`run.sh`:
```
#!/bin/bash
# the make line also repeats each setting of config.mk as NAME=value (left out here)
make -C /OpenROAD-flow-scripts/flow DESIGN_CONFIG=/design/flow/config.mk WORK_HOME=/design/flow/orfs CLKGATE_MAP_FILE= finish
```
`config.mk`:
```
export PLATFORM = sky130hd
export DESIGN_NAME = divider
export DESIGN_NICKNAME = divider
export VERILOG_FILES = /design/flow/design.v
export SDC_FILE = /design/flow/constraint.sdc
export NUM_CORES = 4
export LEC_CHECK = 0
export CAP_MARGIN = 30
export CELL_PAD_IN_SITES_DETAIL_PLACEMENT = 1
export CORE_ASPECT_RATIO = 0.62
export CORE_MARGIN = 6
export CORE_UTILIZATION = 47
export GPL_ROUTABILITY_DRIVEN = 1
export HOLD_SLACK_MARGIN = 0.11
export PLACE_DENSITY = 0.7
export SETUP_SLACK_MARGIN = 0.75
export SLEW_MARGIN = 0
export TNS_END_PERCENT = 85
```
`constraint.sdc`:
```
create_clock -name core_clock -period 10.4 [get_ports {div_clk}]
set_input_delay 2.0800 -clock core_clock [delete_from_list [all_inputs] [get_ports {div_clk}]]
set_output_delay 2.0800 -clock core_clock [all_outputs]
set_load 0.01 [all_outputs]
```
`design.v`:
```
module oppo (
    input [31:0] in,
    input        cin,
    output [31:0] in_abs
);
    assign in_abs = ({32{cin}} ^ in) + $unsigned(cin);
endmodule
module lzd_4 (
    input [3:0] in,
    output [1:0] out,
    output       zero
);
    assign zero = ~(|in); 
    assign out[0] = (in[2] | ~in[1]) & ~in[3];
    assign out[1] = ~(in[3] | in[2]);
endmodule
module lzd_16 (
    input [15:0] in,
    output [3:0] out,
    output       zero
);
    wire [3:0] z;
    wire [1:0] out_2 [3:0];
    lzd_4 lzd_4_0(in[15:12], out_2[0], z[0]);
    lzd_4 lzd_4_1(in[11: 8], out_2[1], z[1]);
    lzd_4 lzd_4_2(in[ 7: 4], out_2[2], z[2]);
    lzd_4 lzd_4_3(in[ 3: 0], out_2[3], z[3]);
    assign out[2] = z[0] & (~z[1] | z[2] & ~z[3]);
    assign out[3] = z[0] & z[1] & (~z[2] | ~z[3]);
    assign out[1:0] = {2{~out[3] & ~out[2]}} & out_2[0]
                    | {2{~out[3] &  out[2]}} & out_2[1]
                    | {2{ out[3] & ~out[2]}} & out_2[2]
                    | {2{ out[3] &  out[2]}} & out_2[3];
    assign zero = &z;
endmodule
module lzd_32 (
    input [31:0] in,
    output [4:0] out,
    output       zero
);
    wire [1:0] z;
    wire [3:0] out_3_0 [1:0];
    lzd_16 lzd_16_0(in[31:16], out_3_0[0], z[0]);
    lzd_16 lzd_16_1(in[15: 0], out_3_0[1], z[1]);
    assign out[4] = z[0];
    assign out[3:0] = {4{~z[0]}} & out_3_0[0] |
                      {4{ z[0]}} & out_3_0[1];
    assign zero = z[0] & z[1];
endmodule
module divider (
    input div_clk,
    input resetn,
    input div,
    input div_signed,
    input [31:0] x,
    input [31:0] y,
    output [31:0] s,
    output [31:0] r,
    output complete
);
    (*MAX_FANOUT = 50*) reg [64:0] rem;
    reg [31:0] quot;
    reg [31:0] quotM;
    reg [32:0] divisor;
    reg [ 5:0] cout;
    (*MAX_FANOUT = 50*) reg [ 4:0] current_state;
    reg [ 4:0] next_state;
    reg [31:0] x_abs_reg;
    reg [31:0] y_abs_reg;
    wire [31:0] s_abs;
    wire [31:0] r_abs;
    wire s_sign;
    wire r_sign;
    wire [31:0] x_abs;
    wire [31:0] y_abs;
    oppo oppo1(x, x[31] & div_signed, x_abs);
    oppo oppo2(y, y[31] & div_signed, y_abs);
    assign s_sign = x[31] ^ y[31];
    assign r_sign = x[31];
    always @(posedge div_clk) begin
        if (~resetn) begin
            x_abs_reg <= 0;
            y_abs_reg <= 0;
        end
        else if (current_state[0] & div)
            x_abs_reg <= x_abs;
            y_abs_reg <= y_abs;
    end
    wire [31:0] lzd_in;
    wire [ 4:0] lzd_out;
    wire [ 5:0] shft_amt;
    wire long_shft;
    wire short_shft;
    wire [ 5:0] lzd_shamt;
    wire [ 5:0] min_shamt;
    wire quot_one;
    wire [32:0] result;  
    wire zero;
    wire [64:0] shft_src;
    wire [64:0] shft_out;
    wire [32:0] add_A;
    wire [32:0] add_B;
    wire cin;
    wire [32:0] add_out;
    wire final_shift;
    reg  [5:0] first_shft;
    always @(posedge div_clk) begin
        if (~resetn)
            first_shft <= 6'b0;
        else if (current_state[1])
            first_shft <= shft_amt;
    end
    assign final_shift = cout <= lzd_shamt;
    assign shft_src = (current_state[1]) ? {33'b0, x_abs_reg}
                                         : rem;
    assign shft_out = shft_src << shft_amt;
    assign long_shft = ~(rem[64] ^ rem[63]);
    assign short_shft = rem[64] ^ rem[63];
    assign quot_one = shft_out[64] ^ shft_out[63];
    assign lzd_shamt = {zero, {5{~zero}} & lzd_out};
    assign min_shamt  = (~final_shift) ? lzd_shamt : cout;
    assign shft_amt = {6{short_shft}} & 6'b1
                    | {6{long_shft }} & min_shamt;
    assign lzd_in = (current_state[1]) ? y_abs_reg : rem[63:32] ^ {32{rem[64]}};
    assign add_A = shft_out[64:32];
    assign add_B = {33{~rem[64]}} ^ divisor;
    assign cin   = ~rem[64];
    assign add_out = add_A + add_B + $unsigned(cin);
    assign result = (quot_one) ? add_out
                               : shft_out[64:32];
    lzd_32 lzd(lzd_in, lzd_out, zero);
    always @(posedge div_clk) begin
        if (~resetn)
            divisor <= 33'b0;
        else if (current_state[1])
            divisor <= {1'b0, y_abs_reg << lzd_out};
    end
    always @(posedge div_clk) begin
        if (~resetn)
            rem <= 65'b0;
        else if (current_state[1])
            rem <= shft_out;
        else if (current_state[2])
            rem <= {result, rem[30:0], 1'b0};
    end
    wire [31:0] shft_quot = quot << shft_amt[4:0];
    wire [31:0] shft_quotM = ~(~quotM << shft_amt[4:0]);
    always @(posedge div_clk) begin
        if (~resetn | current_state[0]) begin
            quot  <= 32'b0;
            quotM <= 32'b0;
        end
        else if (current_state[2]) begin
            if (~shft_out[64] | shft_out[64] & shft_out[63]) 
                quot <= {shft_quot[31:1], ~shft_out[64] & shft_out[63]};
            else 
                quot <= {shft_quotM[31:1], 1'b1};
            if (~shft_out[64] & shft_out[63])
                quotM <= {shft_quot[31:1], 1'b0};
            else
                quotM <= {shft_quotM[31:1], ~(shft_out[64] & ~shft_out[63])};
        end
    end
    always @(posedge div_clk) begin
        if (~resetn | current_state[0])
            cout <= 6'b100000;
        else if (current_state[2])
            cout <= cout - shft_amt;
    end
    localparam IDLE = 5'b00001,
               INIT = 5'b00010,
               QUOT = 5'b00100,
               FIX  = 5'b01000,
               DONE = 5'b10000;
    always @(posedge div_clk) begin
        if (~resetn)
            current_state <= IDLE;
        else
            current_state <= next_state;
    end
    always @(*) begin
        case (current_state)
            IDLE: begin
                if (~resetn) 
                    next_state = IDLE;
                else if (div)
                    next_state = INIT;
                else
                    next_state = IDLE;
            end
            INIT: next_state = QUOT;
            QUOT: begin
                if (final_shift)
                    next_state = FIX;
                else 
                    next_state = QUOT;
            end
            FIX  :next_state = DONE;
            DONE: next_state = IDLE;
            default: next_state = IDLE;
        endcase
    end
    reg [31:0] s_abs_reg;
    reg [31:0] r_abs_reg;
    assign s_abs = (rem[64]) ? quotM : quot;
    assign r_abs = ((rem[64]) ? rem[63:32] + divisor[31:0] : rem[63:32]) >> first_shft;
    always @(posedge div_clk) begin
        if (~resetn) begin
            s_abs_reg <= 0;
            r_abs_reg <= 0;
        end
        else if (current_state[3])
            s_abs_reg <= s_abs;
            r_abs_reg <= r_abs;
    end
    oppo oppo3(s_abs_reg, s_sign & div_signed, s);
    oppo oppo4(r_abs_reg, r_sign & div_signed, r);
    assign complete = current_state[4];
endmodule
```
==> summary.txt, run 1 <==
On the backend side, the flow ran end to end.

The run finished with no timing, DRC or antenna violations. The maximum number of pins on one net before global-route repair stands at 105. The synthesis run identifies the leading combinational cell family as AND-OR/OR-AND gates.

The max capacitance violation total stands at 0. The layout stage reports a final design area of 0.03715 sq mm. The hold buffer count at CTS stands at 0. The post-detailed-route DRC marker count stands at 0. From synthesis to final layout, the design area changed by 15.44%.

The most critical min-delay path falls under register to register. The number of synthesis warnings stands at 3. According to the report, the first pass of detailed routing completed in 8 iterations.

The final layout contains routed wiring with a total length of 164.9 mm. The floorplan core area stands at 0.06676 sq mm. The worst hold path passes through 2 cells.

The worst setup skew after layout stands at 0.03071 ns. The area share of xor/xnor cells in the synthesized design stands at 7.293%. The setup path with the least slack is of type register to register.

The timing report shows the most common cell along the critical path to be nor2_1. The boundary pin count stands at 133.

The final critical-path required period stands at 9.569 ns. The row count stands at 74.

Of the post-synthesis cell area, the dominant cell type holds 19.03%. For this block, the via count after detailed routing is 37,634. The startpoint identified for the worst hold timing path is x_abs_reg[5]. The tree is rooted in a clkbuf_16. Total global-route track usage over all layers is 41.15%. The endpoint identified for the worst register-to-register timing path is rem[62]. The main area contributors are dfxtp_1 19%, mux2i_1 16%, nor2_1 6.5%, xnor2_1 6.1%, nand2_1 5.9%. The H-tree level count stands at 2.

Counting instances in the post-synthesis netlist gives the leading cell types as 560 x nor2_1, 503 x nand2_1, 501 x mux2i_1. Clock tree synthesis inserted a total of 35 buffers. The floorplan core density stands at 48.21%.

The latest clock arrival within the worst-skew pair stands at 0.61 ns. The routability congestion estimate from global placement stands at 1.072. The chip area from the yosys synthesis statistics stands at 0.03218 sq mm. Per STA, the startpoint of the critical path is rem[64]. After the last flow step, the layout net total stands at 4,691. For the worst reg-to-reg path, the startpoint reported by OpenROAD is rem[64]. In this run, the number of DRC markers left after iteration 0 of detailed routing was 5,872. Looking at the clock tree report, the maximum root-to-sink buffer count equals 3. The area taken by multi-input logic gates stands at 0.02481 sq mm.

Synthesis instantiated 102 different standard cells from the library. In the hold report, the worst path ends at x_abs_reg[5]. Sorting the synthesis cell report by count puts at the top nor2_1. The part of the Yosys area used for sequential elements stands at 19.03%. The cell area that synthesis handed to floorplanning was 0.03218 sq mm. In this run, synthesis produced a sequential element count of 306. The clock edge transition at the registers on the reported setup and hold paths stands at 0.07 ns. Synthesis produced 4,480 cells. In this run, the synthesized area fraction spent on AND-OR/OR-AND gates is recorded as 23.94%.

The worst path required time stands at 10.80 ns. Per the timing report, the achievable frequency comes out to 0.1045 GHz. The most used flip-flop cell after synthesis is dfxtp_1. The number of cells on the worst reg-to-reg path stands at 42.

Per the detail_route report, routed wire per instance is 30.10 um. The worst setup path is captured at a register. The number of standard cells reported by yosys stands at 4,480. The number of nets at floorplan stands at 4,634. The final count of negative-setup-slack endpoints stands at 0. The number of buffer and inverter stages on the critical path stands at 5. The floorplan step set the die width to 344.3 um. The sequential cells in the finished layout cover a total of 0.006140 sq mm.

Detailed placement finished with a half-perimeter wire length of 123.8 mm. The count of nets left with antenna violations once routing finished came out at 0. The placement-stage cell area stands at 0.03484 sq mm. The initial antenna violation count stands at 9. The total of fill cells in the finished design stands at 8,295. STA classifies the critical path startpoint as a register.

The capture point of the critical path was reported as rem[62]. The vertical die size stands at 218.1 um. The synthesized netlist devotes 3.413% of its cell area to adder and majority cells. The count of clock tree sinks stands at 306. For reference, the post-synthesis area per instance comes to 7.184 sq um. The worst slew slack as a fraction of its limit stands at 17.65%. The synthesis run shows multiplexers occupying 18.29% of the cell area. The largest fanout on the critical path stands at 36. The number of global-route vias before repair is 35,471. Looking at area per cell type in the netlist, the leader is dfxtp_1.

TritonCTS built the clock tree. Setup repair after global routing could not meet its margin everywhere. The number of endpoints with negative hold slack in the final report stands at 0.

The biggest cell delay along the critical path stands at 0.59 ns. The post-synth count of flops with an enable pin is 0. According to the floorplan report, the total die area is 0.07508 sq mm. Looking at the max-slew report, the worst-margin pin has a slew of 1.201 ns.

The number of warnings in the stage logs stands at 31. The detailed-route vias per instance stands at 6.869. The critical path crosses 42 cells after its start point.

The first-pass GRT wire length stands at 238.1 mm. The proportion of synthesized flip-flops having asynchronous set or reset stands at 0%. The slowest stage of the critical path belongs to the cell or4_1. Counting pins that exceed their max-slew limit in the final report gives 0. Summed over all layers, the global routing overflow is 0.

Per STA, the worst path accumulates the most delay in the family AND-OR/OR-AND gates. The number of port buffers stands at 132. The register-to-register setup slack stands at 0.83 ns. On the critical path the data arrives at 9.97 ns.

The cell-mix breakdown from Yosys lists the simple-gate area share as 22.65%. The final timing summary puts the cycle share of the worst path at 92.01%.
through the flow:
step / setup TNS [ns] / hold slack, ns / cells / utilization (%) / setup slack, ns
2_1_floorplan: 0 / 0.4284 / 4480 / - / 0.7661
3_3_place_gp: 0 / 0.4422 / 5355 / 52.14 / 0.08520
3_5_place_dp: -0.1283 / 0.4553 / 5359 / 52.18 / -0.1193
4_1_cts: 0 / 0.4730 / 5437 / 54.59 / 0.7902
5_1_grt: 0 / 0.4939 / 5476 / 55.65 / 0.5788
6_report: 0 / 0.4787 / 5479 / 55.66 / 0.8314
timing repair:
action / 4_1_cts / 5_1_grt
cloned: 3 / 4
gates resized: 45 / 82
pin swaps: 6 / 19
hold endpoints to repair: 0 / 0
setup buffers: 11 / 19
endpoints found under the setup margin: 9 / 15
metal layers:
metal	up-vias	GRT usage, %	routed length (um)
li1	16301	-	-
met1	18426	61.46	73570
met2	2620	50.97	58880
met3	269	22.69	29040
met4	18	6.537	2946
met5	-	1.432	483
layout make-up:
class	instances	area share [%]
diodes	3	0.02021
clock buffers	50	2.724
clock inverters	14	0.6028
inverters	88	1.010
multi-input cells	3737	66.76
flip-flops and latches	306	16.52
well taps	912	3.071
repair buffers	368	9.261
repair inverters	1	0.02357
==> run 2: changes to the inputs <==
Settings changed: CAP_MARGIN 30 to 20, CELL_PAD_IN_SITES_DETAIL_PLACEMENT 1 to not set, CORE_ASPECT_RATIO 0.62 to not set, CORE_MARGIN 6 to 2, CORE_UTILIZATION 47 to 59, GPL_ROUTABILITY_DRIVEN 1 to not set, HOLD_SLACK_MARGIN 0.11 to not set, PLACE_DENSITY 0.7 to not set, SETUP_SLACK_MARGIN 0.75 to 1.03, SLEW_MARGIN 0 to 20, TNS_END_PERCENT 85 to not set.
Clock period 10.4 ns to 6.53 ns, I/O delays scaled along.
==> summary.txt, run 2 <==
On the backend side, the flow ran end to end.

The cell family contributing the most delay on the critical path is AND-OR/OR-AND gates. The worst register-to-register path begins at rem[61]. The number of non-filler instances in the completed layout stands at 5,854.

The tightest hold path in the finished design has a slack of 0.4563 ns. The number of nets at floorplan stands at 4,634. The layout net count stands at 5,285. The floorplan has 85 rows. The report puts the cell count of the worst reg-to-reg path at 44.

The multiplexer share of the synthesized area stands at 18.29%. Based on the critical path, the design can be clocked at up to 0.1152 GHz. Setup repair after global routing could not meet its margin everywhere.

The routability congestion estimate from global placement stands at 1.119. The part of the Yosys area used for sequential elements stands at 19.03%. Looking at the critical path, the highest net fanout was 5. The type recorded for the worst min-delay path is register to register. The count of buffers added on input and output ports is 132.

Counting pins that exceed their max-slew limit in the final report gives 0. In this run, synthesis produced a sequential element count of 306. Summed over all layers, the routed wires come to 139.8 mm.

The worst slew slack as a fraction of its limit stands at 20.37%. The report puts the hold buffer count at CTS at 0. The worst setup path is launched from a register. TritonCTS built the clock tree. The timing report gives the clock slew at the launch and capture registers of the worst setup and hold paths as 0.07 ns.

Per the detail_route report, DRC violations left total 0. The initial antenna violation count stands at 4. The area fraction in and, or, nand and nor cells after synthesis stands at 22.65%.

The vertical die size stands at 237.6 um. The total vias in the final route stands at 38,710.

Of the total synthesized cell area, the portion taken by XOR and XNOR cells is 7.293%. The combined global-route utilization of all metal layers stands at 45.97%.

The detailed placer reported the number of placed instances as 5,685. The iteration count recorded for the first detailed-route pass is 7. Looking at the max-slew report, the worst-margin pin has a slew of 1.161 ns. For reference, the critical path is launched at rem[61]. The instance count along the most critical hold path stands at 2. The worst hold path terminates at x_abs_reg[11]. Note, the detailed placer reported a final HPWL of 102.3 mm. TritonCTS reports the number of clock sinks as 306.

After routing the design area is 0.04270 sq mm. Data arrives at the worst endpoint at 9.12 ns. The final critical-path setup slack stands at -2.147 ns. Per the detailed placement report, the placed cell area equals 0.03912 sq mm. In this run the critical register-to-register path is captured at rem[62].

Of the available clock period, the critical path in the final layout requires 132.9%. Clock skew on the completed layout was measured at 0.02442 ns. The detailed-route vias per instance stands at 6.613.

The boundary pin count stands at 133. The maximum clock path buffer count stands at 3. Looking at the cell usage after synthesis, the top flip-flop cell is dfxtp_1.

Looking at hold timing, the worst path starts from x_abs_reg[11]. For this run, the final setup violation count is recorded as 96. The skew report gives the latency at the later pin of the worst-skew pair as 0.59 ns. The script logs the mean routed wire length per placed instance as 23.89 um. The register-to-register setup slack stands at -2.15 ns.

The first global-routing pass estimated 202.7 mm of wire. The number of warnings in the stage logs stands at 32.

The post-synth count of flops with an enable pin is 0. Of all cell types, the one taking the most synthesized area is dfxtp_1. The area share of the largest cell type after synthesis stands at 19.03%. By count the netlist is led by 560 x nor2_1, 503 x nand2_1, 501 x mux2i_1.

The number of buffers inserted during clock tree synthesis stands at 36. The detail route stage leaves a number of antenna-violating nets equal to 0. The area enclosed by the die boundary stands at 0.05643 sq mm. The number of distinct library cells after synthesis stands at 102. After synthesis, the design contains 4,480 cells according to Yosys. The worst path in the final design needs a cycle of 8.677 ns, including I/O delays and setup. For reference, the final report shows the hold violation count at 0.

The flow ran to the end, but the layout failed its checks. Summed over all layers, the global routing overflow is 0. Sorting the synthesized cells by area gives the leading types as dfxtp_1 19%, mux2i_1 16%, nor2_1 6.5%, xnor2_1 6.1%, nand2_1 5.9%. The synthesized netlist devotes 23.94% of its cell area to compound gates. The reasons given for failing layout checks are setup timing. STA classifies the critical path endpoint as a register.

Before any placement, the netlist area is recorded as 0.03218 sq mm. The number of violations reported at the end of detailed-routing iteration 0 stands at 4,623. Warnings reported by Yosys during synthesis add up to 3. The number of cells produced by synthesis stands at 4,480. The biggest cell delay along the critical path stands at 0.62 ns. The synthesis run identifies the leading combinational cell family as AND-OR/OR-AND gates. The critical path ends at rem[62]. The adder-cell share of the synthesized area stands at 3.413%. At the worst endpoint, the required time is 6.97 ns. The chip area line in the Yosys stat output reads 0.03218 sq mm. Per the CTS log, the maximum H-tree level is 2.

The critical path in this run is classified as register to register. The largest individual stage delay along the critical path comes from the cell dfxtp_1. The number of logic stages on the critical path including buffering stands at 44. Looking at the clock tree report, the root buffer type is clkbuf_16.

The maximum number of pins on one net before global-route repair stands at 87. Max-cap violations in this run came to 0. In the post-synthesis netlist, the cell with the most instances is nor2_1. The proportion of synthesized flip-flops having asynchronous set or reset stands at 0%. The horizontal die size stands at 237.6 um. The floorplan core area stands at 0.05392 sq mm. The number of buffers and inverters on the critical path is 6. The number of global-route vias before repair came to 35,316. After synthesis, the mean cell area works out to 7.184 sq um. Among the stages of the critical path, the cell type that occurs most often is buf_6.

The final cell utilization of the core stands at 79.20%. The floorplan core density stands at 59.69%. The area overhead of the layout relative to synthesis stands at 32.68%.
==> run 2: through the flow <==
step           setup TNS [ns]  setup WS (ns)
2_1_floorplan          -26.80         -2.099
3_3_place_gp           -60.84         -2.167
3_5_place_dp           -70.35         -2.340
4_1_cts                -49.78         -1.996
5_1_grt                -74.59         -2.389
6_report               -60.75         -2.147
==> run 2: cell type report <==
type / count / area, sq um
antenna: 2 / 5.005
clock buffer: 42 / 953.4
clock inverter: 21 / 235.2
fill: 4028 / 11220
inverter: 88 / 375.4
multi-input combinational: 3737 / 25950
sequential: 306 / 6143
tap: 696 / 870.8
timing repair buffer: 958 / 8115
timing repair inverter: 4 / 52.55
==> run 2: what timing repair did <==
action                     CTS  global route
cloned                       3             7
setup buffers               42            52
hold endpoints to repair     0             0
pin swaps                   59           115
resized                    135           258
setup endpoints to repair  173           187
==> run 2: per-layer routing <==
layer	up-vias	wire, um	share of wire [%]	global-route usage [%]
li1	17528	-	-	-
met1	18028	50980	36	54.51
met2	2364	59860	43	72.16
met3	788	14830	11	9.499
met4	2	14150	10	37.15
met5	-	16	0.011	0
==> run 3: changes to the inputs <==
Settings changed: ABC_AREA set to 1, CORE_UTILIZATION 59 to 40, CTS_CLUSTER_DIAMETER set to 126, CTS_CLUSTER_SIZE set to 74, GPL_TIMING_DRIVEN set to 0, MIN_ROUTING_LAYER set to met2, SETUP_SLACK_MARGIN 1.03 to not set.
Clock period 6.53 ns to 10.0 ns, I/O delays scaled along.
==> summary.txt, run 3 <==
Physical design

In the post-synthesis netlist, the cell with the most instances is nand2_1. By area, the combinational part of the netlist is dominated by simple AND/OR/NAND/NOR gates. The adder-cell share of the synthesized area stands at 3.630%. Counting the warning lines in the Yosys log gives 3. CTS added clock buffers totalling 15. The number of instances in the placed design stands at 6,280. As logged by OpenROAD, the buffers inserted on ports number 132. After synthesis, the share of flip-flops with an asynchronous set or reset is 0%.

Looking at area per cell type in the netlist, the leader is dfxtp_1. Post-synth the commonest register cell is dfxtp_1. The combined global-route utilization of all metal layers stands at 69.68%. The row count stands at 100. The tree is rooted in a clkbuf_16. The routability congestion estimate from global placement stands at 1.372. In this run the horizontal extent of the chip is 279.0 um.

Looking at the clock tree report, the maximum root-to-sink buffer count equals 3. The flow did not finish. From bottom edge to top edge, the die measures 279.0 um. The flow halted during 5_1_grt. Per the Yosys statistics, synthesis produced 5,178 cells. The boundary pin count stands at 133. The H-tree level count stands at 1.

The part of the Yosys area used for sequential elements stands at 20.24%. The detailed placement HPWL stands at 137.8 mm. After floorplanning, the die was sized to cover 0.07787 sq mm.

The number of nets at floorplan stands at 5,332. Counting every instance in the synthesized netlist gives 5,178. The area fraction in compound gates stands at 23.59%. Of the post-synthesis cell area, the dominant cell type holds 20.24%. The hold buffer count at CTS stands at 0. After synthesis the netlist holds a flip-flop and latch count of 306. For this run the aggregate overflow at the end of global routing stands at 126.

The area of the mapped netlist stands at 0.03026 sq mm. The tool reported: "[ERROR GRT-0116] Global routing finished with congestion. Check the congestion regions in the DRC Viewer". The count of clock tree sinks stands at 306. By count the netlist is led by 1,447 x nand2_1, 535 x o21ai_0, 523 x inv_1. The area fraction in and, or, nand and nor cells after synthesis stands at 31.52%. Averaged over all synthesized cells, the footprint is 5.844 sq um. Per the synthesis report, the XOR/XNOR share of the synthesized area is 8.361%.

Yosys reports a chip area of 0.03026 sq mm. Before placement the cells fill 40.51% of the core. The multiplexer share of the synthesized area stands at 1.191%.

The floorplan core area stands at 0.07470 sq mm. The number of distinct library cells after synthesis stands at 70. In the post-synthesis netlist, the biggest area contributors are dfxtp_1 20%, nand2_1 18%, o21ai_0 8.8%, inv_1 6.5%, a21oi_1 6.2%. The count of flip-flops with a built-in enable after synthesis stands at 0.
[run 3: metrics by stage]
step | cell area [sq um] | hold WS [ns] | setup slack, ns
2_1_floorplan | 30260 | 0.4453 | 2.232
4_1_cts | 33550 | 0.4692 | 0.01114
3_5_place_dp | 32810 | 0.4553 | -1.197
3_3_place_gp | 32790 | 0.4520 | -1.188
[run 3: repair_timing]
item,CTS
setup endpoints to repair,9
gates resized,24
setup buffers,2
pin swaps,1
[run 3: metal layers]
| layer | global-route usage, % | overflow |
|---|---|---|
| met5 | 51.34 | 23 |
| met4 | 45.88 | 5 |
| met3 | 80.48 | 97 |
| met2 | 74.35 | 1 |
| met1 | - | - |
==> run 4: changes to the inputs <==
Settings changed: ABC_AREA 1 to 0, CAP_MARGIN 20 to 25, CELL_PAD_IN_SITES_DETAIL_PLACEMENT set to 2, CORE_ASPECT_RATIO set to 1.01, CTS_CLUSTER_DIAMETER 126 to 123, GPL_ROUTABILITY_DRIVEN set to 0, MIN_ROUTING_LAYER met2 to met1, SLEW_MARGIN 20 to 0, TNS_END_PERCENT set to 25.
==> summary.txt, run 4 <==
Physical design

The chip area from the yosys synthesis statistics stands at 0.03218 sq mm. The area fraction in and, or, nand and nor cells after synthesis stands at 22.65%. The tree is rooted in a clkbuf_16.

In the synthesized netlist, the dominant kind of combinational cell is AND-OR/OR-AND gates. The run ended at 5_1_grt. Counting flops with a built-in enable in the synthesized netlist gives 0. The boundary pin count stands at 133.

The commonest cells after synthesis are 560 x nor2_1, 503 x nand2_1, 501 x mux2i_1. The area share of the largest cell type after synthesis stands at 19.03%. TritonCTS created 13 clock buffers. Per the synthesis report, the adder-cell share of the synthesized area is 3.413%. For reference, the placement row count at floorplan is 104. The most frequently used library cell after synthesis is nor2_1. Yosys reported that registers with async set or reset make up 0%. In this run, synthesis produced a sequential element count of 306. The count of clock tree sinks stands at 306. The floorplan step records an initial core utilization of 40.41%.

The detailed placement HPWL stands at 178.1 mm. The netlist uses 102 different library cells. The area fraction in compound gates stands at 23.94%.

Looking at the clock tree report, the H-tree level count equals 1. The maximum clock path buffer count stands at 3. The area enclosed by the die boundary stands at 0.08275 sq mm.

The synthesized netlist devotes 7.293% of its cell area to XOR and XNOR gates. The floorplan core area stands at 0.07964 sq mm. In the synthesized netlist the dominant register cell turns out to be dfxtp_1. The tool reported: "[ERROR GRT-0116] Global routing finished with congestion. Check the congestion regions in the DRC Viewer". The number of nets at floorplan stands at 4,634. The post-synthesis area per instance stands at 7.184 sq um.

Per the Yosys statistics, synthesis produced 4,480 cells. The horizontal die size stands at 286.3 um. dfxtp_1 takes more of the synthesized area than any other cell. The area of the mapped netlist stands at 0.03218 sq mm. The total overflow left after global routing is 226. The number of cells produced by synthesis stands at 4,480. The flow did not finish. The multiplexer share of the synthesized area stands at 18.29%. After synthesis, flip-flops and latches occupy 19.03% of the total area. The vertical die size stands at 289.1 um.

The number of synthesis warnings stands at 3. For reference, the top cells by area after synthesis are dfxtp_1 19%, mux2i_1 16%, nor2_1 6.5%, xnor2_1 6.1%, nand2_1 5.9%. The buffer_ports step reported a buffer count of 131. The combined global-route utilization of all metal layers stands at 69.92%.
[run 4: repair_timing]
| item | 4_1_cts |
|---|---|
| gates resized | 397 |
| pin swaps | 31 |
| buffers inserted | 39 |
| setup endpoints to repair | 160 |
| cloned | 0 |
| hold buffers | 0 |
[run 4: layer usage]
metal	GRT overflow	GRT usage, %
met1	4	68.75
met2	109	89.35
met3	5	53.73
met4	108	68.70
met5	0	23.58
[run 4: per-stage QoR]
| stage | worst slack [ns] | instance area (sq um) | std cells | TNS (ns) | hold WS, ns |
|---|---|---|---|---|---|
| CTS | -0.1104 | 36840 | 5729 | -0.1104 | 0.4842 |
| detailed placement | -4.659 | 34920 | 5676 | -325.01 | 0.4652 |
| global placement | -3.195 | 34840 | 5671 | -175.30 | 0.4436 |
| floorplan | 0.05622 | 32210 | 4480 | 0 | 0.4284 |
==> run 5: changes to the inputs <==
Settings changed: ABC_AREA 0 to 1, CAP_MARGIN 25 to 20, CELL_PAD_IN_SITES_DETAIL_PLACEMENT 2 to not set, CORE_ASPECT_RATIO 1.01 to 0.5, CORE_UTILIZATION 40 to 66, CTS_CLUSTER_DIAMETER 123 to 364, CTS_CLUSTER_SIZE 74 to 100, GPL_ROUTABILITY_DRIVEN 0 to not set, GPL_TIMING_DRIVEN 0 to not set, MIN_ROUTING_LAYER met1 to not set, PLACE_DENSITY set to 0.39, SETUP_SLACK_MARGIN set to 1.39, SLEW_MARGIN 0 to 20, TNS_END_PERCENT 25 to not set.
Clock period 10.0 ns to 4.75 ns, I/O delays scaled along.
==> summary.txt, run 5 <==
Physical design

The number of cells produced by synthesis stands at 5,178. The post-synthesis area per instance stands at 5.844 sq um. The number of register bits inferred by synthesis stands at 306. The hold buffer count at CTS stands at 0. The count of clock tree sinks stands at 306. The chip area from the yosys synthesis statistics stands at 0.03026 sq mm. The run stopped with a tool error. Looking at the clock tree report, the root buffer type is clkbuf_16.

The area share of xor/xnor cells in the synthesized design stands at 8.361%. Summing all multiplexer cells gives an area fraction of 1.191%. Yosys reports that the most numerous cell types are 1,447 x nand2_1, 535 x o21ai_0, 523 x inv_1.

133 I/O pins were placed. The placement report lists the number of port buffers as 132. The number of nets at floorplan stands at 5,332. The number of distinct library cells after synthesis stands at 70.

The number of cells reported by Yosys stat comes to 5,178. The number of synthesis warnings stands at 3. The largest total area in the synthesized netlist belongs to dfxtp_1. Sorting the synthesized cells by area gives the leading types as dfxtp_1 20%, nand2_1 18%, o21ai_0 8.8%, inv_1 6.5%, a21oi_1 6.2%. In this run the full chip footprint comes out at 0.04768 sq mm. In this run the number of H-tree levels came out at 1.

For reference, the top logic cell family by area is simple AND/OR/NAND/NOR gates. Counting the buffers created by CTS gives 7. The share of the Yosys chip area taken by registers is 20.24%. The minimum setup slack after placement stands at -2.766 ns. The synthesis report gives the async set-or-reset register share as 0%. The horizontal die size stands at 306.8 um.

The routability congestion estimate from global placement stands at 1.207. The area fraction in and, or, nand and nor cells after synthesis stands at 31.52%. According to the floorplan report, the die height is 155.4 um. The area of the mapped netlist stands at 0.03026 sq mm.

The detailed placement HPWL stands at 93.27 mm. By instance count, the leading cell after synthesis is nand2_1. The share of the core area taken by cells at floorplan is 66.93%. The adder-cell share of the synthesized area stands at 3.630%. Among all flip-flop cells after synthesis, the most frequent one is dfxtp_1. For reference, compound AND-OR and OR-AND cells occupy 23.59% of the area reported after synthesis.

The synthesized design contains 0 enable-type register cells. The maximum clock path buffer count stands at 3. The floorplan core area stands at 0.04521 sq mm. The stage where the run came to a stop is 5_1_grt. The area share of the largest cell type after synthesis stands at 20.24%. The row count stands at 55.
==> run 5: per-stage QoR <==
stage               setup TNS (ns)  std cells  hold slack [ns]  instance area (sq um)
floorplan                   -44.53       5178           0.4453                  31190
global placement           -178.16       6406           0.4519                  37940
detailed placement         -212.60       6406           0.4576                  37940
CTS                        -129.84       6492           0.4852                  39390
==> run 5: what timing repair did <==
action | 4_1_cts
endpoints found under the setup margin | 303
gates cloned | 6
buffers inserted | 72
gates resized | 189
pin swaps | 32
==> run 6: changes to the inputs <==
Settings changed: ABC_AREA 1 to 0, CAP_MARGIN 20 to 25, CELL_PAD_IN_SITES_DETAIL_PLACEMENT set to 2, CORE_ASPECT_RATIO 0.5 to 0.6, CORE_UTILIZATION 66 to 20, CTS_CLUSTER_DIAMETER 364 to 344, CTS_CLUSTER_SIZE 100 to 92, GPL_ROUTABILITY_DRIVEN set to 1, GPL_TIMING_DRIVEN set to 0, HOLD_SLACK_MARGIN set to 0.25, MIN_ROUTING_LAYER set to met2, PLACE_DENSITY 0.39 to not set, SETUP_SLACK_MARGIN 1.39 to not set, SLEW_MARGIN 20 to 10, TNS_END_PERCENT set to 25.
Clock period 4.75 ns to 10.0 ns, I/O delays scaled along.
==> summary.txt, run 6 <==
Physical design

The run stopped with a tool error. It got as far as 5_1_grt and failed there. The tool reported: "[ERROR GRT-0116] Global routing finished with congestion. Check the congestion regions in the DRC Viewer". Before placement the cells fill 20.23% of the core.

The placement-stage cell area stands at 0.03764 sq mm. Yosys reports that the most numerous cell types are 560 x nor2_1, 503 x nand2_1, 501 x mux2i_1. Of the total synthesized cell area, the portion taken by XOR and XNOR cells is 7.293%. The number of distinct library cells after synthesis stands at 102. In the synthesis report, Yosys lists the chip area as 0.03218 sq mm. The number of buffers inserted during clock tree synthesis stands at 7. Of all cell types, the one taking the most synthesized area is dfxtp_1. The die is 314.7 um tall. The proportion of synthesized flip-flops having asynchronous set or reset stands at 0%. The maximum clock path buffer count stands at 3. The horizontal die size stands at 521.9 um. Yosys attributes the largest share of cell area to dfxtp_1 19%, mux2i_1 16%, nor2_1 6.5%, xnor2_1 6.1%, nand2_1 5.9%. Per the GRT congestion report, total overflow comes to 4,053.

The floorplan core area stands at 0.1591 sq mm. After floorplanning, the core was divided into 113 placement rows. Summed over its instances, the top area cell type makes up 19.03% of the synthesized netlist area. The number of hold buffers added after CTS was 0. The area enclosed by the die boundary stands at 0.1643 sq mm. The H-tree level count stands at 1. Summing the areas of all fa, ha and maj instances in the mapped netlist gives 3.413% of the synthesized area.

In the synthesized netlist, the dominant kind of combinational cell is AND-OR/OR-AND gates. Per Yosys stat, the portion of area used by sequential elements is 19.03%. Yosys printed 3 warnings.

The routability congestion estimate from global placement stands at 1.117. The number of port buffers stands at 131. The area fraction in compound gates stands at 23.94%. The post-synthesis area per instance stands at 7.184 sq um. The combined global-route utilization of all metal layers stands at 80.52%.

Counting flops and latches in the post-synthesis netlist gives 306. The most frequently used library cell after synthesis is nor2_1. The number of nets at floorplan stands at 4,634. The minimum setup slack after placement stands at -6.106 ns.

The count of flip-flops with a built-in enable after synthesis stands at 0. The number of cells produced by synthesis stands at 4,480. Per the synth stats, the flop cell with the highest instance count is dfxtp_1.

The tree is rooted in a clkbuf_16. The synthesized netlist devotes 22.65% of its cell area to simple gates. The multiplexer share of the synthesized area stands at 18.29%. The boundary pin count stands at 133. The number of standard cells reported by yosys stands at 4,480.

For this run the detailed placement stage logged an HPWL of 262.3 mm. Before any placement, the netlist area is recorded as 0.03218 sq mm. The count of clock tree sinks stands at 306.
==> run 6: through the flow <==
stage,hold WS [ns],std cells
CTS,0.4839,6960
detailed placement,0.4579,6839
global placement,0.4478,6738
floorplan,0.4284,4480
==> run 6: per-layer routing <==
| layer | track usage, % | GRT overflow |
|---|---|---|
| met5 | 82.52 | 370 |
| met4 | 46.14 | 75 |
| met3 | 101.9 | 3526 |
| met2 | 79.44 | 82 |
| met1 | - | - |
==> run 6: timing repair <==
item,4_1_cts
hold endpoints to repair,0
gates resized,650
setup buffers,114
setup endpoints to repair,180
gates cloned,3
pin swaps,82
==> run 7: changes to the inputs <==
Settings changed: ABC_AREA 0 to not set, CAP_MARGIN 25 to 30, CORE_ASPECT_RATIO 0.6 to not set, CORE_UTILIZATION 20 to 40, CTS_CLUSTER_DIAMETER 344 to 90, CTS_CLUSTER_SIZE 92 to 12, GPL_ROUTABILITY_DRIVEN 1 to not set, GPL_TIMING_DRIVEN 0 to not set, HOLD_SLACK_MARGIN 0.25 to not set, MAX_ROUTING_LAYER set to met4, MIN_ROUTING_LAYER met2 to met1, SLEW_MARGIN 10 to 25, TNS_END_PERCENT 25 to not set.
Clock period 10.0 ns to 11.8 ns, I/O delays scaled along.
==> summary.txt, run 7 <==
On the backend side, the flow ran end to end.

The final critical-path setup slack stands at -0.6493 ns. Summing the areas of all fa, ha and maj instances in the mapped netlist gives 3.413% of the synthesized area. The post-detailed-route count of antenna-violating nets stands at 0.

Yosys mapped the design onto 102 distinct sky130hd cell types. The area enclosed by the die boundary stands at 0.08275 sq mm. For reference, the top cells by area after synthesis are dfxtp_1 19%, mux2i_1 16%, nor2_1 6.5%, xnor2_1 6.1%, nand2_1 5.9%. The global routing report lists combined usage of all routing layers as 45.44%. Together, buffers and inverters on the worst path number 6. The data required time reported for the critical path is 12.32 ns.

The count of flip-flops with a built-in enable after synthesis stands at 0. In the synthesized netlist the async set-or-reset flop fraction comes to 0%. Timing analysis after detailed placement gives a worst setup slack of 0.05593 ns.

The worst slew slack as a fraction of its limit stands at -13.15%. The number of endpoints with negative hold slack in the final report stands at 0. STA classifies the critical path endpoint as a register. TritonCTS built the clock tree.

For the worst setup path, the data arrival time is 12.97 ns. The total of fill cells in the finished design stands at 9,082. The startpoint identified for the worst register-to-register timing path is current_state[1]. By count the netlist is led by 560 x nor2_1, 503 x nand2_1, 501 x mux2i_1. dfxtp_1 takes more of the synthesized area than any other cell. The post-detailed-route DRC marker count stands at 0. The horizontal die dimension reported for this design is 287.7 um. The area share of xor/xnor cells in the synthesized design stands at 7.293%. Summing all non-filler instances in the final layout gives an area of 0.03574 sq mm. The part of the Yosys area used for sequential elements stands at 19.03%. The number of port buffers stands at 132.

The row count stands at 104. The final count of negative-setup-slack endpoints stands at 6. Multiplexer cells account for 18.29% of the synthesized area. The mapped netlist covers 0.03218 sq mm. The final critical-path required period stands at 12.45 ns. The placement stage leaves a total instance area of 0.03440 sq mm. The number of cells on the worst reg-to-reg path stands at 43. The instance count along the most critical hold path stands at 2. The startpoint identified for the worst hold timing path is s_abs_reg[0]. The total wirelength of the detailed-routed design stands at 217.3 mm.

The transition time of the tightest slew-check pin stands at 1.680 ns. The number of logic stages on the critical path including buffering stands at 43.

At floorplan, the net count of the design was reported as 4,634. Max-slew check failures listed in the final report amount to 7. The register-to-register setup slack stands at -0.65 ns. The number of violations reported at the end of detailed-routing iteration 0 stands at 5,973. Per the synthesis report, the single largest cell type by area occupies 19.03% of cell area.

The achievable frequency stands at 0.08033 GHz. The checks that failed: capacitance limit, slew limit, setup timing. The congestion estimate from routability-driven global placement came to 1.057. Note, the detailed placer reported a final HPWL of 128.1 mm. The path class of the tightest hold or removal check is register to register. For this design the top-level I/O count stands at 133. Hold repair after CTS inserted 0 buffers. For reference, the critical path is launched at current_state[1]. The first-pass GRT wire length stands at 279.0 mm.

The synthesized netlist was found by Yosys to have 4,480 cells. The finished layout reports a core utilization of 44.66%. The global route stage reports its total congestion overflow as 0. The path with the worst hold slack has its endpoint at s_abs_reg[0]. According to the finish report, the design has a final net count of 4,571.

The initial antenna violation count stands at 16. Dividing the synthesized area by the synthesized cell count gives 7.184 sq um. The maximum number of pins on one net before global-route repair stands at 94.

According to the timing report, the critical path is captured at rem[64]. The first TritonRoute pass finished after 9 iterations. In this run the worst path has a maximum fanout of 32. The commonest register cell is dfxtp_1. The run finished, with violations left.

In the final run the clock tree shows a worst skew of 0.06888 ns. The vertical die size stands at 287.7 um. Per the detail_route report, vias per standard cell equal 7.546. The chip area from the yosys synthesis statistics stands at 0.03218 sq mm. Once synthesis finished, the tally of register bits stood at 306. The later pin in the worst-skew pair is clocked with a latency of 0.63 ns. The H-tree level count stands at 2.

Among all cell types in the netlist, the one instantiated most often is nor2_1. The max capacitance violation total stands at 2. Broken down by cell family, the worst path's largest delay share belongs to AND-OR/OR-AND gates.

Across all layers, the routed design uses 41,767 vias. The tree is rooted in a clkbuf_16. The floorplan step records an initial core utilization of 40.22%. The warning tally printed by Yosys for this design is 3.

Counting every sink on the clock net gives 306. The share of the cycle needed by the critical path after routing stands at 105.5%. The number of warnings in the stage logs stands at 29.

Clock tree synthesis inserted a total of 36 buffers. The worst setup path is launched from a register. The timing report shows the most common cell along the critical path to be nor2_1.

In the setup report, the worst path falls into the class register to register. The area fraction in and, or, nand and nor cells after synthesis stands at 22.65%. The longest incremental delay of any stage on the critical path is reported as 0.81 ns.

Synthesis produced a netlist whose cell count is 4,480. The average routed wire per standard cell stands at 39.26 um. The area growth from synthesis to layout is 11.04%. Of the combinational cells, the family taking the most area is AND-OR/OR-AND gates.

On the critical path, the stage with the largest delay is an instance of a21oi_1. The number of global-route vias before repair is 41,659. The area fraction in compound gates stands at 23.94%. In this run the critical register-to-register path is captured at rem[64].

The timing report gives the clock slew at the launch and capture registers of the worst setup and hold paths as 0.08 ns. The maximum clock path buffer count stands at 3. The floorplan core area stands at 0.08003 sq mm. The total area of sequential cells stands at 0.006140 sq mm. Summing all multi-input logic gate instances after layout gives 0.02443 sq mm.
-- run 7: layer usage --
metal,track usage (%),part of all wire (%),routed length [um]
met1,50.23,34,72810
met4,32.16,12,25300
met5,-,0,0
met3,10.27,13,27360
met2,72.33,42,91850
-- run 7: layout make-up --
type / instances / share of cell area [%]
well taps: 1060 / 3.711
inverters: 88 / 0.9628
diodes: 40 / 0.2801
clock inverters: 12 / 0.3326
flip-flops and latches: 306 / 17.18
repair buffers: 248 / 6.348
clock buffers: 44 / 2.811
multi-input cells: 3737 / 68.37
-- run 7: what timing repair did --
item                                    4_1_cts  5_1_grt
cloned                                        0        0
resized                                       1        7
hold endpoints to repair                      0        0
endpoints found under the setup margin        1        5
buffers inserted                              0        1
-- run 7: per-stage QoR --
| step | cells | hold slack, ns | setup TNS, ns |
|---|---|---|---|
| CTS | 5489 | 0.4994 | 0 |
| detailed placement | 5433 | 0.4640 | 0 |
| finish | 5535 | 0.5151 | -2.357 |
| global route | 5533 | 0.5401 | -6.690 |
| global placement | 5430 | 0.4418 | 0 |
| floorplan | 4480 | 0.4284 | 0 |
==> run 8: changes to the inputs <==
Settings changed: ABC_AREA set to 1, CAP_MARGIN 30 to 20, CELL_PAD_IN_SITES_DETAIL_PLACEMENT 2 to not set, CELL_PAD_IN_SITES_GLOBAL_PLACEMENT set to 3, CORE_ASPECT_RATIO set to 0.5, CORE_MARGIN 2 to 4, CORE_UTILIZATION 40 to 39, CTS_CLUSTER_DIAMETER 90 to 248, CTS_CLUSTER_SIZE 12 to 98, HOLD_SLACK_MARGIN set to 0.27, MAX_ROUTING_LAYER met4 to not set, MIN_ROUTING_LAYER met1 to not set, PLACE_DENSITY set to 0.35, SLEW_MARGIN 25 to 20, TNS_END_PERCENT set to 15.
Clock period 11.8 ns to 10.0 ns, I/O delays scaled along.
==> summary.txt, run 8 <==
Physical design

The run stopped with a tool error. The flow stopped in 3_1_place_gp_skip_io. The first error in the log reads "[ERROR GPL-0301] Utilization 102.307 % exceeds 100%".

The number of register bits inferred by synthesis stands at 306. The area share of the largest cell type after synthesis stands at 20.24%. The floorplan core density stands at 39.79%. The horizontal die size stands at 401.9 um. The number of synthesis warnings stands at 3. The area of the mapped netlist stands at 0.03026 sq mm.

Among all flip-flop cells after synthesis, the most frequent one is dfxtp_1. Sorting the Yosys area breakdown by cell type puts at the top dfxtp_1. In this run the core area contains 71 standard-cell rows. Per the synthesis report, the XOR/XNOR share of the synthesized area is 8.361%. The multiplexer share of the synthesized area stands at 1.191%.

The area fraction in and, or, nand and nor cells after synthesis stands at 31.52%. The part of the Yosys area used for sequential elements stands at 20.24%. The synthesis stats list as the most numerous cell nand2_1. By area, the combinational part of the netlist is dominated by simple AND/OR/NAND/NOR gates. The adder-cell share of the synthesized area stands at 3.630%. The post-synthesis area per instance stands at 5.844 sq um. Yosys mapped the design onto 70 distinct sky130hd cell types. By count the netlist is led by 1,447 x nand2_1, 535 x o21ai_0, 523 x inv_1.

The vertical die size stands at 205.0 um. The chip occupies 0.08238 sq mm. The synthesized netlist handed to floorplanning was reported with a cell count of 5,178. Summing the areas of all compound-gate instances in the mapped netlist gives 23.59% of the synthesized area. By area the synthesized netlist is led by dfxtp_1 20%, nand2_1 18%, o21ai_0 8.8%, inv_1 6.5%, a21oi_1 6.2%. The chip area from the yosys synthesis statistics stands at 0.03026 sq mm.

The number of nets at floorplan stands at 5,332. The floorplan core area stands at 0.07604 sq mm. The number of standard cells reported by yosys stands at 5,178. Counting flops with a built-in enable in the synthesized netlist gives 0. The proportion of synthesized flip-flops having asynchronous set or reset stands at 0%.
==> run 9: changes to the inputs <==
Settings changed: ABC_AREA 1 to not set, CELL_PAD_IN_SITES_GLOBAL_PLACEMENT 3 to not set, CORE_ASPECT_RATIO 0.5 to not set, CORE_MARGIN 4 to 2, CORE_UTILIZATION 39 to 65, CTS_CLUSTER_DIAMETER 248 to not set, CTS_CLUSTER_SIZE 98 to 59, HOLD_SLACK_MARGIN 0.27 to not set, PLACE_DENSITY 0.35 to not set, SETUP_SLACK_MARGIN set to 1.27, TNS_END_PERCENT 15 to not set.
Clock period 10.0 ns to 5.47 ns, I/O delays scaled along.
==> summary.txt, run 9 <==
Physical design

The run stopped with a tool error. It got as far as 5_1_grt and failed there. The tool reported: "[ERROR GRT-0232] Routing congestion too high. Check the congestion heatmap in the GUI". Yosys reported a register bit count of 306. The post-synth count of flops with an enable pin is 0. The number of synthesis warnings stands at 3.

After floorplanning, the core was sized to cover 0.04895 sq mm. Sorting the synthesis cell report by count puts at the top nor2_1. The count of clock tree sinks stands at 306. The leftover overflow at the end of global routing stands at 50. The vertical die size stands at 226.5 um. The number of cells produced by synthesis stands at 4,480. The number of nets at floorplan stands at 4,634. The number of distinct library cells after synthesis stands at 102.

For reference, compound AND-OR and OR-AND cells occupy 23.94% of the area reported after synthesis. Per the CTS log, the root buffer master is clkbuf_16. Per Yosys stat, the portion of area used by sequential elements is 19.03%. Global routing used 79.47% of the available tracks across all layers. After synthesis, the most frequently instantiated cells are 560 x nor2_1, 503 x nand2_1, 501 x mux2i_1.

The cell-mix breakdown from Yosys lists the simple-gate area share as 22.65%. Summing the areas of all fa, ha and maj instances in the mapped netlist gives 3.413% of the synthesized area. The number of buffers inserted during clock tree synthesis stands at 37. The floorplan has 81 rows. For reference, the top logic cell family by area is AND-OR/OR-AND gates. The H-tree level count stands at 2.

During I/O placement, the number of pins put on the boundary was 133. At the end of routability-driven placement, the weighted congestion stood at 1.147. The horizontal die size stands at 226.5 um.

The area fraction of the largest cell type after synthesis is 19.03%. The floorplan core density stands at 65.75%. The number of port buffers stands at 132. The chip area from the yosys synthesis statistics stands at 0.03218 sq mm.

The hold buffer count at CTS stands at 0. After floorplanning, the die was sized to cover 0.05131 sq mm. For this run, the leading register cell type out of synthesis is dfxtp_1. The synthesis report gives the async set-or-reset register share as 0%. Yosys stat counts 4,480 cells in the synthesized netlist.

The area of the mapped netlist stands at 0.03218 sq mm. dfxtp_1 takes more of the synthesized area than any other cell. In the post-synthesis netlist, the biggest area contributors are dfxtp_1 19%, mux2i_1 16%, nor2_1 6.5%, xnor2_1 6.1%, nand2_1 5.9%. The area share of xor/xnor cells in the synthesized design stands at 7.293%.

No sink is reached through more buffers than the 3 on the longest clock path. After synthesis, the share of cell area in mux cells is 18.29%. After synthesis, the mean cell area works out to 7.184 sq um. According to the dpl log, the detail-placed design has an HPWL of 103.2 mm.
-- run 9: what timing repair did --
action,CTS
resized,381
gates cloned,12
endpoints found under the setup margin,252
buffers inserted,108
pin swaps,126
-- run 9: per-stage QoR --
stage          instance area, sq um  hold slack (ns)  instances  setup TNS, ns  setup WS (ns)
2_1_floorplan                 34060           0.4284       4480        -104.23         -3.131
3_3_place_gp                  40380           0.4384       5755        -199.64         -3.210
3_5_place_dp                  40380           0.4525       5755        -210.26         -3.411
4_1_cts                       43920           0.4609       5942        -160.91         -3.328
-- run 9: metal layers --
metal  track usage [%]  overflow
met3             69.25         0
met4             70.46        25
met5             51.42         0
met2             92.60        24
met1             80.87         1
==> run 10: changes to the inputs <==
Settings changed: ABC_AREA set to 1, CAP_MARGIN 20 to 30, CELL_PAD_IN_SITES_GLOBAL_PLACEMENT set to 3, CORE_MARGIN 2 to 8, CORE_UTILIZATION 65 to 55, CTS_CLUSTER_DIAMETER set to 217, CTS_CLUSTER_SIZE 59 to not set, GPL_TIMING_DRIVEN set to 1, MAX_ROUTING_LAYER set to met5, MIN_ROUTING_LAYER set to met1, PLACE_DENSITY_LB_ADDON set to 0.29, SETUP_SLACK_MARGIN 1.27 to 1.41.
Clock period 5.47 ns to 15.6 ns, I/O delays scaled along.
==> summary.txt, run 10 <==
Physical design

The commonest cells after synthesis are 1,447 x nand2_1, 535 x o21ai_0, 523 x inv_1. The Yosys step of the flow raised 3 warnings. Sorting the synthesized cells by area gives the leading types as dfxtp_1 20%, nand2_1 18%, o21ai_0 8.8%, inv_1 6.5%, a21oi_1 6.2%. The area share of xor/xnor cells in the synthesized design stands at 8.361%. Per the synthesis report, the single largest cell type by area occupies 20.24% of cell area. The tool reported: "[ERROR FLW-0024] Place density exceeds 1.0 (current PLACE_DENSITY_LB_ADDON =  0.29). Please check if the value of  PLACE_DENSITY_LB_ADDON is between 0 and 0.99". The cell-mix breakdown from Yosys lists the simple-gate area share as 31.52%. The floorplan step set the die width to 250.6 um.

The floorplan core density stands at 55.25%. For this run the top cell type by instance count after synthesis was nand2_1. At floorplan, the net count of the design was reported as 5,332. The die covers 0.06278 sq mm. The synthesis stat section lists a flop and latch total of 306. The floorplan has 86 rows. The count of flip-flops with a built-in enable after synthesis stands at 0. After floorplanning, the core was sized to cover 0.05477 sq mm. The flow did not finish. By area, the combinational part of the netlist is dominated by simple AND/OR/NAND/NOR gates.

The number of standard cells reported by yosys stands at 5,178. Of the total synthesized cell area, the portion taken by full adders, half adders and majority gates is 3.630%. The part of the Yosys area used for sequential elements stands at 20.24%. The chip area from the yosys synthesis statistics stands at 0.03026 sq mm. The proportion of synthesized flip-flops having asynchronous set or reset stands at 0%. The area fraction in compound gates stands at 23.59%. The area of the mapped netlist stands at 0.03026 sq mm. After synthesis, the mean cell area works out to 5.844 sq um.

The number of different library cells used by synthesis comes to 70. The run ended at 3_1_place_gp_skip_io. The vertical die size stands at 250.6 um. Of the post-synthesis cell area, the part taken by muxes is 1.191%. After technology mapping, the gate count stands at 5,178.

Looking at area per cell type in the netlist, the leader is dfxtp_1. For this run, the leading register cell type out of synthesis is dfxtp_1.
==> run 11: changes to the inputs <==
Settings changed: ABC_AREA 1 to not set, CAP_MARGIN 30 to 20, CELL_PAD_IN_SITES_GLOBAL_PLACEMENT 3 to not set, CORE_MARGIN 8 to 2, CORE_UTILIZATION 55 to 58, CTS_CLUSTER_DIAMETER 217 to not set, CTS_CLUSTER_SIZE set to 58, GPL_TIMING_DRIVEN 1 to not set, MAX_ROUTING_LAYER met5 to not set, MIN_ROUTING_LAYER met1 to not set, PLACE_DENSITY_LB_ADDON 0.29 to not set, SETUP_SLACK_MARGIN 1.41 to 1.45, TNS_END_PERCENT set to 5.
Clock period 15.6 ns to 9.24 ns, I/O delays scaled along.
==> summary.txt, run 11 <==
On the backend side, the flow ran end to end.

The cell that appears most often on the critical path is buf_4. The highest clock rate this design can be run at is 0.1149 GHz. The worst register-to-register path has a setup slack of 0.54 ns. The worst setup path is captured at a register.

The number of logic stages on the critical path including buffering stands at 41. The number of global-route vias before repair stands at 31,936. The area recorded from the Yosys report for this design is 0.03218 sq mm.

In this run, placement finished with an instance count of 5,171. The number of standard cells reported by yosys stands at 4,480. The number of cells produced by synthesis stands at 4,480. STA lists the endpoint of the worst register-to-register path as rem[64]. In this design, the stage delay of the slowest critical-path cell is 0.59 ns. The placement-stage cell area stands at 0.03462 sq mm. The first detailed-routing pass took 10 iterations. In the Yosys report, the sequential cells make up 19.03% of the chip area.

The final count of negative-setup-slack endpoints stands at 0. For this run, the total global-route usage over all layers was measured as 43.90%. According to the timing report, the arrival time at the worst endpoint equals 9.18 ns. In the final routed layout, each cell accounts on average for 24.64 um. The proportion of synthesized flip-flops having asynchronous set or reset stands at 0%. The vertical die size stands at 239.6 um. Per the hold report, the tightest min-delay path originates at x_abs_reg[11]. The hold buffer count at CTS stands at 0.

The boundary pin count stands at 133. The slowest stage of the critical path is the or4_4 cell. During synthesis, Yosys emitted a total of 3 warnings. The number of cells on the worst hold path is listed as 2.

The initial antenna violation count stands at 0. The number of register bits inferred by synthesis stands at 306. At the end of the flow, the number of nets in the layout was 4,680. For reference, full adder, half adder and majority cells occupy 3.413% of the area reported after synthesis. The final layout contains routed wiring with a total length of 130.6 mm. The number of violations reported at the end of detailed-routing iteration 0 stands at 4,287. The worst hold path belongs to the class register to register. Multiplexer cells account for 18.29% of the synthesized area. Counting endpoints that fail hold in the final report gives 0. Clock skew on the completed layout was measured at 0.04257 ns.

OpenSTA lists the critical path startpoint as rem[64]. The count of nets left with antenna violations once routing finished came out at 0. Counting flops with a built-in enable in the synthesized netlist gives 0. The wire-length estimate of the detail-placed layout is 96.23 mm. Between the synthesized netlist and the finished layout, the area growth was recorded as 15.57%. Per the OpenROAD floorplan log, the area of the die is 0.05739 sq mm. Per the post-synthesis report, the nets total 4,634. In this run the biggest area consumer among cell types represents 19.03% of the synthesized area. The first global-routing pass estimated 194.6 mm of wire. For the worst reg-to-reg path, the startpoint reported by OpenROAD is rem[64]. In this run the deepest clock path goes through 3 buffers. Ranked by total cell area, the synthesized netlist is headed by dfxtp_1 19%, mux2i_1 16%, nor2_1 6.5%, xnor2_1 6.1%, nand2_1 5.9%. The number of buffers inserted during clock tree synthesis stands at 37. Looking at the max-slew report, the worst-margin pin has a slew of 1.032 ns. The flow ran to the end and the layout has no timing, DRC or antenna violations. Per the CTS log, the root buffer master is clkbuf_16. The floorplan core density stands at 58.53%. The floorplan core area stands at 0.05499 sq mm. The number of cells on the worst reg-to-reg path stands at 41.

Clock-pin slew was measured on the worst setup and hold paths at 0.07 ns. The row count stands at 86.

By count the netlist is led by 560 x nor2_1, 503 x nand2_1, 501 x mux2i_1. For this run, the share of the core covered by cells in the final layout is 67.65%. The routability congestion estimate from global placement stands at 1.074. The number of distinct library cells after synthesis stands at 102. Setup repair after global routing could not meet its margin everywhere. The most critical setup path has its endpoint at rem[64]. The post-synthesis area per instance stands at 7.184 sq um. Post-route period utilization is reported as 94.20%.

After detailed routing, the number of vias per cell comes to 6.641. The worst slew slack as a fraction of its limit stands at 30.48%. Summing all non-filler instances in the final layout gives an area of 0.03720 sq mm. The finished layout holds 5,302 standard cells, fillers aside. For this run the top cell type by instance count after synthesis was nor2_1. In this run the horizontal extent of the chip is 239.6 um. The number of buffer and inverter stages on the critical path stands at 8.

The cell type that accounts for the most area after synthesis is dfxtp_1. The total of fill cells in the finished design stands at 4,892. After routing, the total negative slack on setup checks comes to 0 ns.

The post-detailed-route DRC marker count stands at 0. The worst path required time stands at 9.71 ns.

Among the non-sequential cells, AND-OR/OR-AND gates take the most area. STA classifies the critical path startpoint as a register. TritonCTS built the clock tree. The stage logs contain a warning count of 32. The area fraction in and, or, nand and nor cells after synthesis stands at 22.65%. The largest fanout on the critical path stands at 13. The area of the mapped netlist stands at 0.03218 sq mm. The latest clock arrival within the worst-skew pair stands at 0.59 ns. For hold timing, the worst endpoint is x_abs_reg[11]. For reference, XOR and XNOR gates occupy 7.293% of the area reported after synthesis. The final max-slew violation count recorded for this run is 0.

The count of clock tree sinks stands at 306. The max capacitance violation total stands at 0. Entering global routing, the biggest net connects 79 pins. Looking at the clock tree report, the H-tree level count equals 2. Recorded from the global router log, the overflow total was 0. In the synthesized netlist the dominant register cell turns out to be dfxtp_1. The total vias in the final route stands at 35,208. The cell family contributing the most delay on the critical path is AND-OR/OR-AND gates. Looking at the setup timing report, the critical path kind is register to register. The area fraction in compound gates stands at 23.94%. The final critical-path required period stands at 8.704 ns. During placement, the flow inserted port buffers numbering 132.
[run 11: timing repair]
action,CTS,global route
resized,85,65
endpoints found under the setup margin,104,116
buffers inserted,41,16
gates cloned,6,1
pin swaps,43,29
[run 11: stage by stage]
stage / setup WS (ns) / hold slack, ns
5_1_grt: 0.3125 / 0.4702
3_5_place_dp: 0.07637 / 0.4461
3_3_place_gp: 0.1809 / 0.4387
4_1_cts: 0.6799 / 0.4515
2_1_floorplan: 0.6070 / 0.4284
6_report: 0.5359 / 0.4533
[run 11: layout make-up]
type | instances | area, sq um | share of cell area, %
Inverter | 88 | 370.4 | 0.9957
Clock buffer | 51 | 1062 | 2.856
Tap cell | 748 | 935.9 | 2.516
Antenna cell | 1 | 2.502 | 0.006728
Clock inverter | 15 | 150.1 | 0.4037
Timing Repair inverter | 3 | 26.28 | 0.07064
Timing Repair Buffer | 352 | 3316 | 8.914
Sequential cell | 306 | 6143 | 16.52
Multi-Input combinational cell | 3738 | 25190 | 67.72
[run 11: per-layer routing]
metal / up-vias / GRT usage (%) / share of wire, %
li1: 16311 / - / -
met1: 16338 / 53.87 / 38
met2: 2014 / 68.24 / 43
met3: 545 / 9.105 / 10
met4: 0 / 31.61 / 8.5
met5: - / 0 / 0
==> run 12: changes to the inputs <==
Settings changed: ABC_AREA set to 1, CAP_MARGIN 20 to 30, CELL_PAD_IN_SITES_DETAIL_PLACEMENT set to 2, CELL_PAD_IN_SITES_GLOBAL_PLACEMENT set to 2, CORE_ASPECT_RATIO set to 1.47, CORE_MARGIN 2 to 6, CORE_UTILIZATION 58 to 47, CTS_CLUSTER_DIAMETER set to 95, CTS_CLUSTER_SIZE 58 to 18, GPL_ROUTABILITY_DRIVEN set to 1, HOLD_SLACK_MARGIN set to 0.05, PLACE_DENSITY set to 0.7, SETUP_SLACK_MARGIN 1.45 to not set, SLEW_MARGIN 20 to 0, TNS_END_PERCENT 5 to 85.
Clock period 9.24 ns to 10.4 ns, I/O delays scaled along.
==> summary.txt, run 12 <==
Physical design

The run stopped with a tool error. According to the logs, the last stage reached was 3_1_place_gp_skip_io. The first error in the log reads "[ERROR GPL-0301] Utilization 100.556 % exceeds 100%". Summing the areas of all fa, ha and maj instances in the mapped netlist gives 3.630% of the synthesized area.

In the post-synthesis netlist, the biggest area contributors are dfxtp_1 20%, nand2_1 18%, o21ai_0 8.8%, inv_1 6.5%, a21oi_1 6.2%. According to the floorplan report, the die width is 221.3 um. After synthesis the cells add up to 0.03026 sq mm. The number of standard cells reported by yosys stands at 5,178. The area fraction in and, or, nand and nor cells after synthesis stands at 31.52%. Grouping non-sequential cells by family puts the most area in simple AND/OR/NAND/NOR gates.

The multiplexer share of the synthesized area stands at 1.191%. The number of nets in the synthesized netlist is 5,332. In this run, the synthesized area fraction spent on xor and xnor cells is recorded as 8.361%.

At the floorplan stage, the core utilization is reported as 47.56%. The total area inside the core boundary comes to 0.06362 sq mm. The synthesis report names the predominant flop master as dfxtp_1. In the synthesized netlist the async set-or-reset flop fraction comes to 0%. Sorting the synthesis cell report by count puts at the top nand2_1.

Summing the sequential cell areas from Yosys gives 20.24% of the chip area. The largest total area in the synthesized netlist belongs to dfxtp_1. The number of register bits inferred by synthesis stands at 306. The vertical die size stands at 319.6 um. After synthesis, the largest area contributor takes up 20.24% of total cell area. After synthesis, the most frequently instantiated cells are 1,447 x nand2_1, 535 x o21ai_0, 523 x inv_1. The chip area from the yosys synthesis statistics stands at 0.03026 sq mm. The gate-level netlist out of Yosys references 70 unique cell types. After floorplanning, the die was sized to cover 0.07073 sq mm.

The area fraction in compound gates stands at 23.59%. In the synthesized netlist, the number of instances is 5,178. The post-synthesis area per instance stands at 5.844 sq um. The count of flip-flops with a built-in enable after synthesis stands at 0. The number of synthesis warnings stands at 3. The row count stands at 112.
